## JK
==> flow/design.v <==
`timescale 1ns / 1ps
module gain_core #(
    parameter integer DWIDTH = 16,  
    parameter integer GWIDTH = 16,  
    parameter integer FBITS  = 12   
)(
    input  wire                     clk,
    input  wire                     rst_n,      
    input  wire                     ce,         
    input  wire                     en,         
    input  wire signed [DWIDTH-1:0] data_i,     
    input  wire signed [GWIDTH-1:0] data_gain,  
    output reg  signed [DWIDTH-1:0] data_o      
);
    wire signed [DWIDTH+GWIDTH-1:0] mult_raw;
    wire signed [DWIDTH+GWIDTH-1:0] mult_rounded;
    wire signed [DWIDTH+GWIDTH-1-FBITS:0] mult_scaled;
    localparam signed [DWIDTH-1:0] MAX_VAL = {1'b0, {(DWIDTH-1){1'b1}}};  
    localparam signed [DWIDTH-1:0] MIN_VAL = {1'b1, {(DWIDTH-1){1'b0}}};  
    assign mult_raw = data_i * data_gain;
    assign mult_rounded = mult_raw + (1 << (FBITS-1));
    assign mult_scaled = mult_rounded >>> FBITS;
    always @(posedge clk) begin
        if (!rst_n) begin
            data_o <= 0;
        end else if (ce) begin
            if (!en) begin
                data_o <= data_i;
            end else begin
                if (mult_scaled > MAX_VAL) begin
                    data_o <= MAX_VAL;
                end else if (mult_scaled < MIN_VAL) begin
                    data_o <= MIN_VAL;
                end else begin
                    data_o <= mult_scaled[DWIDTH-1:0];
                end
            end
        end
    end
endmodule
`timescale 1ns / 1ps
module axis_gain_wrapper #(
    parameter integer C_S_AXI_DATA_WIDTH = 32,
    parameter integer C_S_AXI_ADDR_WIDTH = 4,
    parameter integer AUDIO_WIDTH        = 16,
    parameter integer GAIN_FBITS         = 12
)(
    input  wire aclk,
    input  wire aresetn,
    input  wire [31:0] s_axis_tdata,
    input  wire        s_axis_tlast,
    input  wire        s_axis_tvalid,
    output wire        s_axis_tready,
    output wire [31:0] m_axis_tdata,
    output wire        m_axis_tlast,
    output wire        m_axis_tvalid,
    input  wire        m_axis_tready,
    input  wire [C_S_AXI_ADDR_WIDTH-1:0] s_axi_awaddr,
    input  wire                          s_axi_awvalid,
    output reg                           s_axi_awready,
    input  wire [C_S_AXI_DATA_WIDTH-1:0] s_axi_wdata,
    input  wire [3:0]                    s_axi_wstrb,
    input  wire                          s_axi_wvalid,
    output reg                           s_axi_wready,
    output reg  [1:0]                    s_axi_bresp,
    output reg                           s_axi_bvalid,
    input  wire                          s_axi_bready,
    input  wire [C_S_AXI_ADDR_WIDTH-1:0] s_axi_araddr,
    input  wire                          s_axi_arvalid,
    output reg                           s_axi_arready,
    output reg  [C_S_AXI_DATA_WIDTH-1:0] s_axi_rdata,
    output reg  [1:0]                    s_axi_rresp,
    output reg                           s_axi_rvalid,
    input  wire                          s_axi_rready
);
    reg [31:0] reg_control;
    reg [31:0] reg_gain_l;
    reg [31:0] reg_gain_r;
    wire [1:0] addr_w = s_axi_awaddr[3:2];
    wire [1:0] addr_r = s_axi_araddr[3:2];
    always @(posedge aclk) begin
        if (!aresetn) begin
            s_axi_awready <= 1'b0;
            s_axi_wready  <= 1'b0;
            s_axi_bvalid  <= 1'b0;
            s_axi_bresp   <= 2'b00;
            reg_control <= 32'b0;
            reg_gain_l  <= 32'h0000_1000;  
            reg_gain_r  <= 32'h0000_1000;
        end else begin
            if (!s_axi_awready && s_axi_awvalid && s_axi_wvalid) begin
                s_axi_awready <= 1'b1;
                s_axi_wready  <= 1'b1;
                case (addr_w)
                    2'h0: reg_control <= s_axi_wdata;
                    2'h1: reg_gain_l  <= s_axi_wdata;
                    2'h2: reg_gain_r  <= s_axi_wdata;
                    default: ;
                endcase
            end else begin
                s_axi_awready <= 1'b0;
                s_axi_wready  <= 1'b0;
            end
            if (s_axi_awready && !s_axi_bvalid) begin
                s_axi_bvalid <= 1'b1;
                s_axi_bresp  <= 2'b00;
            end else if (s_axi_bready) begin
                s_axi_bvalid <= 1'b0;
            end
        end
    end
    always @(posedge aclk) begin
        if (!aresetn) begin
            s_axi_arready <= 1'b0;
            s_axi_rvalid  <= 1'b0;
            s_axi_rdata   <= 32'b0;
            s_axi_rresp   <= 2'b00;
        end else begin
            if (!s_axi_arready && s_axi_arvalid) begin
                s_axi_arready <= 1'b1;
                s_axi_rvalid  <= 1'b1;
                case (addr_r)
                    2'h0: s_axi_rdata <= reg_control;
                    2'h1: s_axi_rdata <= reg_gain_l;
                    2'h2: s_axi_rdata <= reg_gain_r;
                    default: s_axi_rdata <= 32'b0;
                endcase
            end else begin
                s_axi_arready <= 1'b0;
                if (s_axi_rvalid && s_axi_rready)
                    s_axi_rvalid <= 1'b0;
            end
        end
    end
    reg valid_d;
    reg last_d;
    wire stream_ready = m_axis_tready || !valid_d;
    assign s_axis_tready = stream_ready;
    assign m_axis_tvalid = valid_d;
    assign m_axis_tlast  = last_d;
    wire core_ce     = stream_ready;
    wire gain_enable = reg_control[0];
    gain_core #(
        .DWIDTH(AUDIO_WIDTH),
        .GWIDTH(16),
        .FBITS (GAIN_FBITS)
    ) u_gain_l (
        .clk       (aclk),
        .rst_n     (aresetn),
        .ce        (core_ce),
        .en        (gain_enable),
        .data_i    (s_axis_tdata[15:0]),
        .data_gain (reg_gain_l[15:0]),
        .data_o    (m_axis_tdata[15:0])
    );
    gain_core #(
        .DWIDTH(AUDIO_WIDTH),
        .GWIDTH(16),
        .FBITS (GAIN_FBITS)
    ) u_gain_r (
        .clk       (aclk),
        .rst_n     (aresetn),
        .ce        (core_ce),
        .en        (gain_enable),
        .data_i    (s_axis_tdata[31:16]),
        .data_gain (reg_gain_r[15:0]),
        .data_o    (m_axis_tdata[31:16])
    );
    always @(posedge aclk) begin
        if (!aresetn) begin
            valid_d <= 1'b0;
            last_d  <= 1'b0;
        end else if (stream_ready) begin
            valid_d <= s_axis_tvalid;
            last_d  <= s_axis_tlast;
        end
    end
endmodule
clock: 4.91 ns
lec_check: 0
cap_margin: 20
core_margin: 2
core_utilization: 58
cts_cluster_size: 14
slew_margin: 20
run.sh (not shown) runs the stock make flow with config.mk's settings and CLKGATE_MAP_FILE=.
Although it ran to completion, JK produced a layout that fails the final checks because of negative setup slack.
Setup changes, JK to MS
Settings: setting CTS_CLUSTER_DIAMETER to 226 for the first time; changing CORE_UTILIZATION from 58 to 52; setting ABC_AREA to 1 for the first time; changing CTS_CLUSTER_SIZE from 14 to 97; changing the clock period (ns, I/O delays scaled along) from 4.91 to 5.01.
Notes after the runs:
What MS reported for synthesis area per yosys has to be multiplied by 0.943 to get the figure for JK.
Summary: with JK as the reference, synthesized cell count in MS moved up by more than a quarter.
The run showing the greater worst setup slack is MS.
Across MS and JK, no clean finish was achieved.
Layout checks on MS: not met. Flow itself completed; violations: negative setup slack.
Taking JK as the reference, in MS sequential share of layout area now smaller, portion of total power attributed to the clock network moved down, die area moved up, stage delay of the slowest cell on the critical path saw a decrease.
Input changes introduced in AL (baseline for comparison: MS):
Settings: PLACE_DENSITY now 0.4, previously not set; SETUP_SLACK_MARGIN now -0.53, previously not set; TNS_END_PERCENT now 10, previously not set; CORE_UTILIZATION now 72, was 52; the clock period (ns, I/O delays scaled along) now 5.53, was 5.01.
[summary]
Although it ran to completion, AL produced a layout that fails the final checks because of negative setup slack.
MS finished every stage; the final checks, however, were not passed, the failures being negative setup slack.
From MS to AL, synthesized cell count did not move at all.
Taking MS as the reference point, the largest net degree at the start of global routing of AL falls by about 20%.
met2 layer usage reported by global route in AL is 19 points higher than in MS
Between AL and MS, the arrival time at the worst endpoint is lower for MS.
What TR does differently from AL at the input level:
Settings: swapping 0.4 for 0.39 in PLACE_DENSITY; clearing SETUP_SLACK_MARGIN, which used to be -0.53; clearing ABC_AREA, which used to be 1; swapping 226 for 79 in CTS_CLUSTER_DIAMETER; clearing CTS_CLUSTER_SIZE, which used to be 97; swapping 5.53 for 8.85 in the clock period (ns, I/O delays scaled along).
==> results <==
Of AL and TR, just one finished clean: TR. Area growth from synthesis to layout: TR lower than AL. Between AL and TR, total negative slack increased. Row clock share of power: TR higher / AL lower. The lower placed wire-length estimate after detailed placement of TR and AL is in TR. Compared with AL, in TR final design area excluding fillers now sits lower, amount of wire on met2 after detailed routing dropped 26%.
Here is what was changed in the inputs of PW compared with TR.
Settings: TNS_END_PERCENT no longer set, was 10; CTS_CLUSTER_SIZE now 51, previously not set; PLACE_DENSITY no longer set, was 0.39; CORE_UTILIZATION now 66, was 72; CTS_CLUSTER_DIAMETER no longer set, was 79; the clock period (ns, I/O delays scaled along) now 6.77, was 8.85.
Notes after the runs:
- To summarise PW: no stage aborted, but the layout did not pass its checks, failing on negative setup slack.
- Comparing PW against TR, there is no change at all in count of final hold-check violations.
- PW ended with more growth of design area from synthesis to finish than TR.
- Of PW and TR, it is PW that has the lower least setup slack across all paths after layout.
- Re average wire per standard cell: PW is 1.6 um up on TR.
- Diff TR -> PW | die size | up by a little under 10%


// axis_gain_wrapper: RTL as listed in full above, without the edits since
Settings: LEC_CHECK=0, CAP_MARGIN=20, CORE_MARGIN=2, CORE_UTILIZATION=66, CTS_CLUSTER_DIAMETER=218, CTS_CLUSTER_SIZE=31, SLEW_MARGIN=20; clock period 6.67 ns.
The starting point completed, yet does not pass: negative setup slack.
Next try:
- CORE_UTILIZATION: 66 -> 70
- CTS_CLUSTER_DIAMETER: 218 -> 146
- CTS_CLUSTER_SIZE: 31 -> 50
- clock period: 6.67 -> 8.0 ns (I/O delays scaled with it)
Effect: Now the flow finished clean. First-iteration DRC count shrinks by 22%. Total power falls by 25%. Setup slack improved by 0.78 ns. Final area came out lower by 8.1%. Core utilization drops by 2.4 points. Die area goes down by 5.6%. Non-clock buffer count is lower by 174. Global-route usage is lower by 0.87 points. Worst hold slack got worse by 0.011 ns. Clock-buffer cell count does not change.
Next try:
- CORE_ASPECT_RATIO: not set -> 0.59
- CORE_UTILIZATION: 70 -> 40
- CTS_CLUSTER_DIAMETER: 146 -> not set
- CTS_CLUSTER_SIZE: 50 -> not set
- GPL_TIMING_DRIVEN: not set -> 0
- HOLD_SLACK_MARGIN: not set -> 0.1
- TNS_END_PERCENT: not set -> 20
Hold slack barely changes; design area decreases by 2.7%; flip-flop count is unchanged; routed wire length increases by 9.9%; core utilization decreases by 37 points.
Next try:
- CELL_PAD_IN_SITES_GLOBAL_PLACEMENT: not set -> 1
- CORE_UTILIZATION: 40 -> 21
- CTS_CLUSTER_DIAMETER: not set -> 40
- CTS_CLUSTER_SIZE: not set -> 57
- GPL_ROUTABILITY_DRIVEN: not set -> 1
- MAX_ROUTING_LAYER: not set -> met4
- SETUP_SLACK_MARGIN: not set -> 1.36
- TNS_END_PERCENT: 20 -> 65
The changed run completed with no timing, DRC or antenna violations.
Worst setup slack is better by 0.33 ns.
Utilization decreases by 19 points.
Fmax increases by 4.4%.
Non-clock buffer count increases by 117.
Area after synthesis does not change.
Routed wire length increases by 22%.
Design area increases by about 12%.
Register-to-register slack is better by 0.29 ns.
Power increases by about 15%.
Next try:
- CELL_PAD_IN_SITES_GLOBAL_PLACEMENT: 1 -> not set
- CORE_ASPECT_RATIO: 0.59 -> 0.69
- CORE_UTILIZATION: 21 -> 29
- CTS_CLUSTER_DIAMETER: 40 -> not set
- CTS_CLUSTER_SIZE: 57 -> not set
- GPL_ROUTABILITY_DRIVEN: 1 -> not set
- GPL_TIMING_DRIVEN: 0 -> 1
- HOLD_SLACK_MARGIN: 0.1 -> -0.1
- MAX_ROUTING_LAYER: met4 -> not set
- MIN_ROUTING_LAYER: not set -> met2
- PLACE_DENSITY: not set -> 0.56
- SETUP_SLACK_MARGIN: 1.36 -> not set
- SLEW_MARGIN: 20 -> 25
- TNS_END_PERCENT: 65 -> 30
Outcome: The changed run went through all stages and came out clean. Clock power went up by about 6%. Worst setup slack gets worse by 0.38 ns. Wire length falls by 19%. Sequential share of layout area goes up by 0.39 points. Total power is lower by 5.3%. Cell area decreases by about 3.7%. Global-route usage increases by 10 points. Synthesized cell count stays the same. Die area drops by 27%. First-iteration DRC count rises by about 70%. Via count goes up by 34%.
Next try:
- CORE_ASPECT_RATIO: 0.69 -> not set
- CORE_UTILIZATION: 29 -> 54
- CTS_CLUSTER_DIAMETER: not set -> 216
- CTS_CLUSTER_SIZE: not set -> 100
- GPL_TIMING_DRIVEN: 1 -> not set
- HOLD_SLACK_MARGIN: -0.1 -> not set
- MIN_ROUTING_LAYER: met2 -> not set
- PLACE_DENSITY: 0.56 -> not set
- SLEW_MARGIN: 25 -> 20
- TNS_END_PERCENT: 30 -> 5
=> Routed wire length goes down by 10%; clock skew is higher by 0.0043 ns; core utilization came out higher by 28 points; final area is lower by 5.1%; clock-buffer cell count increases by 2.


RTL: the design.v shown in full above, as it stands there.
make LEC_CHECK=0 CAP_MARGIN=20 CORE_MARGIN=2 CORE_UTILIZATION=72 CTS_CLUSTER_DIAMETER=215 CTS_CLUSTER_SIZE=32 PLACE_DENSITY=0.64 SLEW_MARGIN=20 finish   # period 6.41 ns
The first run produced a layout that fails on negative setup slack.
Next try:
- SETUP_SLACK_MARGIN: default -> 1.85
The new run ran to the end with violations: negative setup slack.
Wire length went up by 8.5%.
Total power came out higher by 2.2%.
Combinational power came out higher by about 4%.
Fmax shrinks by 4.8%.
Area after synthesis stays the same.
Die size is unchanged.
Final area stays flat.
Next try:
- CORE_UTILIZATION: 72 -> 14
- CTS_CLUSTER_DIAMETER: 215 -> default
- CTS_CLUSTER_SIZE: 32 -> default
- PLACE_DENSITY: 0.64 -> default
- SETUP_SLACK_MARGIN: 1.85 -> default
- clock period: 6.41 -> 8.85 ns (I/O delays scaled with it)
What happened: The new run finished clean. Total power goes down by well over a third. Final area goes down by a few percent. Utilization goes down by 76 points. Via count goes down by about a fifth. Wire length goes down by about a fifth.
Next try:
- CORE_UTILIZATION: 14 -> 64
- PLACE_DENSITY: default -> 0.35
- clock period: 8.85 -> 12.1 ns (I/O delays scaled with it)
Effect: Wire length goes down by 16%. Non-clock buffer count goes down by 143. Power goes down by 33%.


RTL: the design.v shown in full above, as it stands there.
Settings: LEC_CHECK=0, CAP_MARGIN=20, CORE_MARGIN=2, CORE_UTILIZATION=40, CTS_CLUSTER_DIAMETER=358, CTS_CLUSTER_SIZE=78, PLACE_DENSITY=0.37, SLEW_MARGIN=20; clock period 8.0 ns.
The first run produced a clean layout.
==> next run, changes <==
CELL_PAD_IN_SITES_GLOBAL_PLACEMENT = 1   (was unset)
CORE_ASPECT_RATIO = 0.59   (was unset)
CORE_UTILIZATION = 21   (was 40)
CTS_CLUSTER_DIAMETER = 149   (was 358)
CTS_CLUSTER_SIZE = 57   (was 78)
GPL_ROUTABILITY_DRIVEN = 1   (was unset)
GPL_TIMING_DRIVEN = 0   (was unset)
HOLD_SLACK_MARGIN = 0.1   (was unset)
PLACE_DENSITY = unset   (was 0.37)
SETUP_SLACK_MARGIN = 1.36   (was unset)
TNS_END_PERCENT = 20   (was unset)
The new run went through all stages and came out clean.
Design area rose by 2.1%.
Worst setup slack is better by 0.25 ns.
First-iteration DRC count grows by 65%.


// axis_gain_wrapper: RTL as listed in full above, without the edits since
clock: 4.53 ns
lec_check: 0
abc_area: 1
cap_margin: 20
core_aspect_ratio: 0.5
core_margin: 2
core_utilization: 72
cts_cluster_diameter: 291
cts_cluster_size: 98
place_density: 0.35
setup_slack_margin: 1.28
slew_margin: 20
tns_end_percent: 10
The starting point did not get past 5_1_grt.
Edit:
- ABC_AREA: 1 -> unset
- CORE_ASPECT_RATIO: 0.5 -> unset
- CTS_CLUSTER_DIAMETER: 291 -> 394
- CTS_CLUSTER_SIZE: 98 -> 99
- PLACE_DENSITY: 0.35 -> 0.39
- SETUP_SLACK_MARGIN: 1.28 -> unset
- clock period: 4.53 -> 4.71 ns (I/O delays scaled with it)
The new run ran to the end with violations: negative setup slack. Die size came out lower by 5.8%. Area after synthesis came out lower by 5.7%. Synthesized cell count came out lower by 20%.
Edit:
- CAP_MARGIN: 20 -> 0
- CTS_CLUSTER_DIAMETER: 394 -> 230
- TNS_END_PERCENT: 10 -> unset
- clock period: 4.71 -> 8.85 ns (I/O delays scaled with it)
The new run passed the timing, design-rule and antenna checks.
Final cell count went down by about 9%.
Routed wire length went down by about 32%.
Die area is unchanged.
Power went down by about 56%.
Setup slack gets better by 2.7 ns.
Edit:
- CAP_MARGIN: 0 -> 20
- CORE_UTILIZATION: 72 -> 57
- CTS_CLUSTER_DIAMETER: 230 -> unset
- CTS_CLUSTER_SIZE: 99 -> unset
- PLACE_DENSITY: 0.39 -> unset
- clock period: 8.85 -> 4.34 ns (I/O delays scaled with it)
With this change the flow produced a layout that fails on negative setup slack.
Total power grows by well over a third.
Sequential share of layout area decreases by 1.4 points.
Area after synthesis is unchanged.
Global-route usage falls by 4.4 points.
Routed wire length climbs by about a fifth.
Count of clock-buffer cells in the layout stays the same.
Non-clock buffer count increases by 349.
Final area rises by about a fifth.
Edit:
- CORE_UTILIZATION: 57 -> 40
- CTS_CLUSTER_DIAMETER: unset -> 152
- CTS_CLUSTER_SIZE: unset -> 96
- TNS_END_PERCENT: unset -> 5
- clock period: 4.34 -> 8.0 ns (I/O delays scaled with it)
The new run produced a clean layout.
Routed wire length drops by 11%.
Cell area drops by 8.4%.
Power drops by 53%.
Synthesized cell count stays the same.
Hold slack hardly moves.
Critical path depth drops by 1.
Synthesized area does not change.
Sequential share of layout area climbs by 0.78 points.
Power and IR drop assume default switching activity.
